==> job 8068: inputs <==
Design ACTIVEPRO, start of the top module:
module ACTIVEPRO (
    input       RESET,
    input       SYS_CLOCK,                
    output reg  ACTIVE_DATA ,             
    output reg  ACTIVE_CLOCK,             
    input [511:0] ACTIVE_MESSAGE,         
    input [5:0] ACTIVE_CHANNEL,           
    input  ACTIVE_WR                      
    );
    reg [63:0][7:0] ACTIVE_MESSAGE_LATCHED; 
    reg [7:0] MESSAGE_LENGTH;
    reg [14:0] state;
    wire clockstate;
    wire [2:0] bitcount;
    wire [7:0] bytecount;
    assign clockstate = state[0];
    assign bitcount[2:0] = state[3:1];
    assign bytecount[7:0] = state[11:4];
    wire [7:0] FIRST_BYTE;
    assign FIRST_BYTE = 8'h7F;
    wire [7:0] SECOND_BYTE;
    assign SECOND_BYTE = (ACTIVE_CHANNEL & 8'h3F) | 8'h40;
    reg [7:0] clock_divider;
    reg [7:0] NEW_LENGTH;
    always @*
    begin
        NEW_LENGTH = 8'd66;
        for (int x = 63; x >= 1; x--)
            if (ACTIVE_MESSAGE[8*x +: 8] == 8'h0)
                NEW_LENGTH = x + 2;         
    end
    always @ (posedge SYS_CLOCK)
    begin
        if (RESET)
        begin
            state <= 0;
            ACTIVE_CLOCK <= 0;
            ACTIVE_DATA <= 0;
        end
        else
        begin
            if (state)
            begin
                state <= state + 1;
                if (clockstate == 1)    
                begin
                    ACTIVE_CLOCK <= 0;
                    if (bytecount == 0)
                        ACTIVE_DATA <= FIRST_BYTE[7-bitcount];
                    else if (bytecount == 1)
                        ACTIVE_DATA <= SECOND_BYTE[7-bitcount];
                    else
                        ACTIVE_DATA <= ACTIVE_MESSAGE_LATCHED[MESSAGE_LENGTH - bytecount - 1][7-bitcount];
                end
                else if (clockstate == 0)  ACTIVE_CLOCK <= 1;
                if (bytecount >= MESSAGE_LENGTH) state <= 0;
            end
            else         
  ...
Settings: LEC_CHECK=0, ABC_AREA=1, CAP_MARGIN=20, CORE_MARGIN=2, CORE_UTILIZATION=72, CTS_CLUSTER_SIZE=14, GPL_ROUTABILITY_DRIVEN=0, HOLD_SLACK_MARGIN=0.29, PLACE_DENSITY_LB_ADDON=0.27, SETUP_SLACK_MARGIN=0.28, SLEW_MARGIN=40; clock period 2.24 ns.
run.sh (not shown) runs the stock make flow with config.mk's settings and CLKGATE_MAP_FILE=.
==> inputs of job 275, as changes to job 8068 <==
==> flow/config.mk (replaced) <==
export PLATFORM = sky130hd
export DESIGN_NAME = ACTIVEPRO
export DESIGN_NICKNAME = ACTIVEPRO
export VERILOG_FILES = /design/flow/design.v
export SDC_FILE = /design/flow/constraint.sdc
export NUM_CORES = 4
export LEC_CHECK = 0
export CAP_MARGIN = 20
export CORE_MARGIN = 2
export CORE_UTILIZATION = 59
export PLACE_DENSITY = 0.6
export SLEW_MARGIN = 20
==> flow/constraint.sdc (replaced) <==
create_clock -name core_clock -period 2.55 [get_ports {SYS_CLOCK}]
set_input_delay 0.5100 -clock core_clock [delete_from_list [all_inputs] [get_ports {SYS_CLOCK}]]
set_output_delay 0.5100 -clock core_clock [all_outputs]
set_load 0.01 [all_outputs]
==> notes <==
- Job 275 reached the layout checks and failed them: setup timing. Job 8068 aborted during detailed placement (DPL-0033).
- Of job 275 and job 8068, job 275 has the higher die area (gap about 20%, measured against job 8068).
- Between job 8068 and job 275, the lower synthesized cell count is in job 275 (gap about 40%, measured against job 275).
- In job 275 the synthesized area is smaller than in job 8068, by 0.64%.

==> inputs of try-pepper <==
==> flow/design.v <==
module ACTIVEPRO (
    input       RESET,
    input       SYS_CLOCK,                
    output reg  ACTIVE_DATA ,             
    output reg  ACTIVE_CLOCK,             
    input [511:0] ACTIVE_MESSAGE,         
    input [5:0] ACTIVE_CHANNEL,           
    input  ACTIVE_WR                      
    );
    reg [63:0][7:0] ACTIVE_MESSAGE_LATCHED; 
    reg [7:0] MESSAGE_LENGTH;
    reg [14:0] state;
    wire clockstate;
    wire [2:0] bitcount;
    wire [7:0] bytecount;
    assign clockstate = state[0];
    assign bitcount[2:0] = state[3:1];
    assign bytecount[7:0] = state[11:4];
    wire [7:0] FIRST_BYTE;
    assign FIRST_BYTE = 8'h7F;
    wire [7:0] SECOND_BYTE;
    assign SECOND_BYTE = (ACTIVE_CHANNEL & 8'h3F) | 8'h40;
    reg [7:0] clock_divider;
    reg [7:0] NEW_LENGTH;
    always @*
    begin
        NEW_LENGTH = 8'd66;
        for (int x = 63; x >= 1; x--)
            if (ACTIVE_MESSAGE[8*x +: 8] == 8'h0)
                NEW_LENGTH = x + 2;         
    end
    always @ (posedge SYS_CLOCK)
    begin
        if (RESET)
        begin
            state <= 0;
            ACTIVE_CLOCK <= 0;
            ACTIVE_DATA <= 0;
        end
        else
        begin
            if (state)
            begin
                state <= state + 1;
                if (clockstate == 1)    
                begin
                    ACTIVE_CLOCK <= 0;
                    if (bytecount == 0)
                        ACTIVE_DATA <= FIRST_BYTE[7-bitcount];
                    else if (bytecount == 1)
                        ACTIVE_DATA <= SECOND_BYTE[7-bitcount];
                    else
                        ACTIVE_DATA <= ACTIVE_MESSAGE_LATCHED[MESSAGE_LENGTH - bytecount - 1][7-bitcount];
                end
                else if (clockstate == 0)  ACTIVE_CLOCK <= 1;
                if (bytecount >= MESSAGE_LENGTH) state <= 0;
            end
            else         
            begin
                if (ACTIVE_WR) 
                begin
                    state <= 1;      
                    ACTIVE_MESSAGE_LATCHED <= ACTIVE_MESSAGE;
                    MESSAGE_LENGTH <= NEW_LENGTH;
                end
            end
        end
    end
endmodule 
==> flow/run.sh <==
#!/bin/bash
# the make line also repeats each setting of config.mk as NAME=value (left out here)
make -C /OpenROAD-flow-scripts/flow DESIGN_CONFIG=/design/flow/config.mk WORK_HOME=/design/flow/orfs CLKGATE_MAP_FILE= finish
==> flow/config.mk <==
export PLATFORM = sky130hd
export DESIGN_NAME = ACTIVEPRO
export DESIGN_NICKNAME = ACTIVEPRO
export VERILOG_FILES = /design/flow/design.v
export SDC_FILE = /design/flow/constraint.sdc
export NUM_CORES = 4
export LEC_CHECK = 0
export ABC_AREA = 1
export CAP_MARGIN = 15
export CELL_PAD_IN_SITES_DETAIL_PLACEMENT = 0
export CELL_PAD_IN_SITES_GLOBAL_PLACEMENT = 2
export CORE_ASPECT_RATIO = 0.92
export CORE_MARGIN = 2
export CORE_UTILIZATION = 59
export CTS_CLUSTER_DIAMETER = 80
export CTS_CLUSTER_SIZE = 80
export GPL_TIMING_DRIVEN = 0
export HOLD_SLACK_MARGIN = -0.01
export MIN_ROUTING_LAYER = met2
export PLACE_DENSITY_LB_ADDON = 0.04
export SLEW_MARGIN = 35
export TNS_END_PERCENT = 65
==> flow/constraint.sdc <==
create_clock -name core_clock -period 2.73 [get_ports {SYS_CLOCK}]
set_input_delay 0.5460 -clock core_clock [delete_from_list [all_inputs] [get_ports {SYS_CLOCK}]]
set_output_delay 0.5460 -clock core_clock [all_outputs]
set_load 0.01 [all_outputs]
==> inputs of try-ember, as changes to try-pepper <==
==> flow/config.mk (replaced) <==
export PLATFORM = sky130hd
export DESIGN_NAME = ACTIVEPRO
export DESIGN_NICKNAME = ACTIVEPRO
export VERILOG_FILES = /design/flow/design.v
export SDC_FILE = /design/flow/constraint.sdc
export NUM_CORES = 4
export LEC_CHECK = 0
export CAP_MARGIN = 20
export CORE_MARGIN = 2
export CORE_UTILIZATION = 58
export CTS_CLUSTER_SIZE = 48
export SLEW_MARGIN = 20
==> flow/constraint.sdc (replaced) <==
create_clock -name core_clock -period 2.55 [get_ports {SYS_CLOCK}]
set_input_delay 0.5100 -clock core_clock [delete_from_list [all_inputs] [get_ports {SYS_CLOCK}]]
set_output_delay 0.5100 -clock core_clock [all_outputs]
set_load 0.01 [all_outputs]
==> inputs of try-zinc, as changes to try-pepper <==
==> flow/config.mk (replaced) <==
export PLATFORM = sky130hd
export DESIGN_NAME = ACTIVEPRO
export DESIGN_NICKNAME = ACTIVEPRO
export VERILOG_FILES = /design/flow/design.v
export SDC_FILE = /design/flow/constraint.sdc
export NUM_CORES = 4
export LEC_CHECK = 0
export CAP_MARGIN = 20
export CORE_MARGIN = 2
export CORE_UTILIZATION = 50
export PLACE_DENSITY = 0.6
export SLEW_MARGIN = 20
==> flow/constraint.sdc (replaced) <==
create_clock -name core_clock -period 4.58 [get_ports {SYS_CLOCK}]
set_input_delay 0.9160 -clock core_clock [delete_from_list [all_inputs] [get_ports {SYS_CLOCK}]]
set_output_delay 0.9160 -clock core_clock [all_outputs]
set_load 0.01 [all_outputs]
==> inputs of try-indigo, as changes to try-pepper <==
==> flow/config.mk (replaced) <==
export PLATFORM = sky130hd
export DESIGN_NAME = ACTIVEPRO
export DESIGN_NICKNAME = ACTIVEPRO
export VERILOG_FILES = /design/flow/design.v
export SDC_FILE = /design/flow/constraint.sdc
export NUM_CORES = 4
export LEC_CHECK = 0
export CAP_MARGIN = 40
export CORE_MARGIN = 2
export CORE_UTILIZATION = 72
export CTS_CLUSTER_DIAMETER = 317
export CTS_CLUSTER_SIZE = 55
export PLACE_DENSITY = 0.35
export SETUP_SLACK_MARGIN = -0.07
export SLEW_MARGIN = 20
export TNS_END_PERCENT = 65
==> flow/constraint.sdc (replaced) <==
create_clock -name core_clock -period 5.49 [get_ports {SYS_CLOCK}]
set_input_delay 1.0980 -clock core_clock [delete_from_list [all_inputs] [get_ports {SYS_CLOCK}]]
set_output_delay 1.0980 -clock core_clock [all_outputs]
set_load 0.01 [all_outputs]
==> notes <==
- try-pepper aborted during global placement with FLW-0024. try-zinc ran to the end with no violations. try-ember reached the layout checks and failed them: setup timing. try-indigo never finished: it broke off in global routing on ODB-0269.
- Between try-zinc and try-ember, the lower register-to-register slack is in try-ember (gap 1.1 ns).
- In try-ember the non-clock buffer count is higher than in try-zinc, by 186.
- Against try-zinc, the clock skew of try-ember is higher by 0.0092 ns.
- Sequential share of layout area: try-zinc is higher than try-ember (2.7 points).
- Between try-zinc and try-ember, the lower first-iteration DRC count is in try-zinc (gap about 17%, measured against try-ember).
- In try-zinc the cell area is smaller than in try-ember, by about 5%.
==> figures <==
| metric | try-zinc | try-indigo | try-pepper | try-ember |
|---|---|---|---|---|
| Routed wire length on met2 | 34,230 µm | - | - | 38,730 µm |
| Last weighted congestion value of the routability-driven placer | 0.8901 | 0.9387 | - | 0.9490 |
| Reg-to-reg setup timing slack | 0.43 ns | - | - | -0.72 ns |
| Part of the Yosys area used for sequential elements | 0.7033 | 0.7033 | 0.6988 | 0.7033 |
| Nets | 2,393 | - | - | 2,579 |
| Combinational Power Share | 0.112 | - | - | 0.132 |
| Critical path capture point | ACTIVE_DATA | - | - | ACTIVE_DATA |
| Final Worst Setup Slack | 0.4303 ns | - | - | -0.7156 ns |
| Critical path class | reg -> reg | - | - | reg -> reg |
| Status | no timing/DRC/antenna violations | aborted with a tool error | aborted with a tool error | failed layout checks |
| Failing step | - | global routing | global placement | - |
| Violated checks | - | - | - | setup timing |
| Top routing layer used | met5 | - | - | met5 |
| Highest achievable clock rate | 241.0 MHz | - | - | 306.2 MHz |
| Top power group | sequential cells | - | - | sequential cells |
Power and IR drop assume default switching activity.
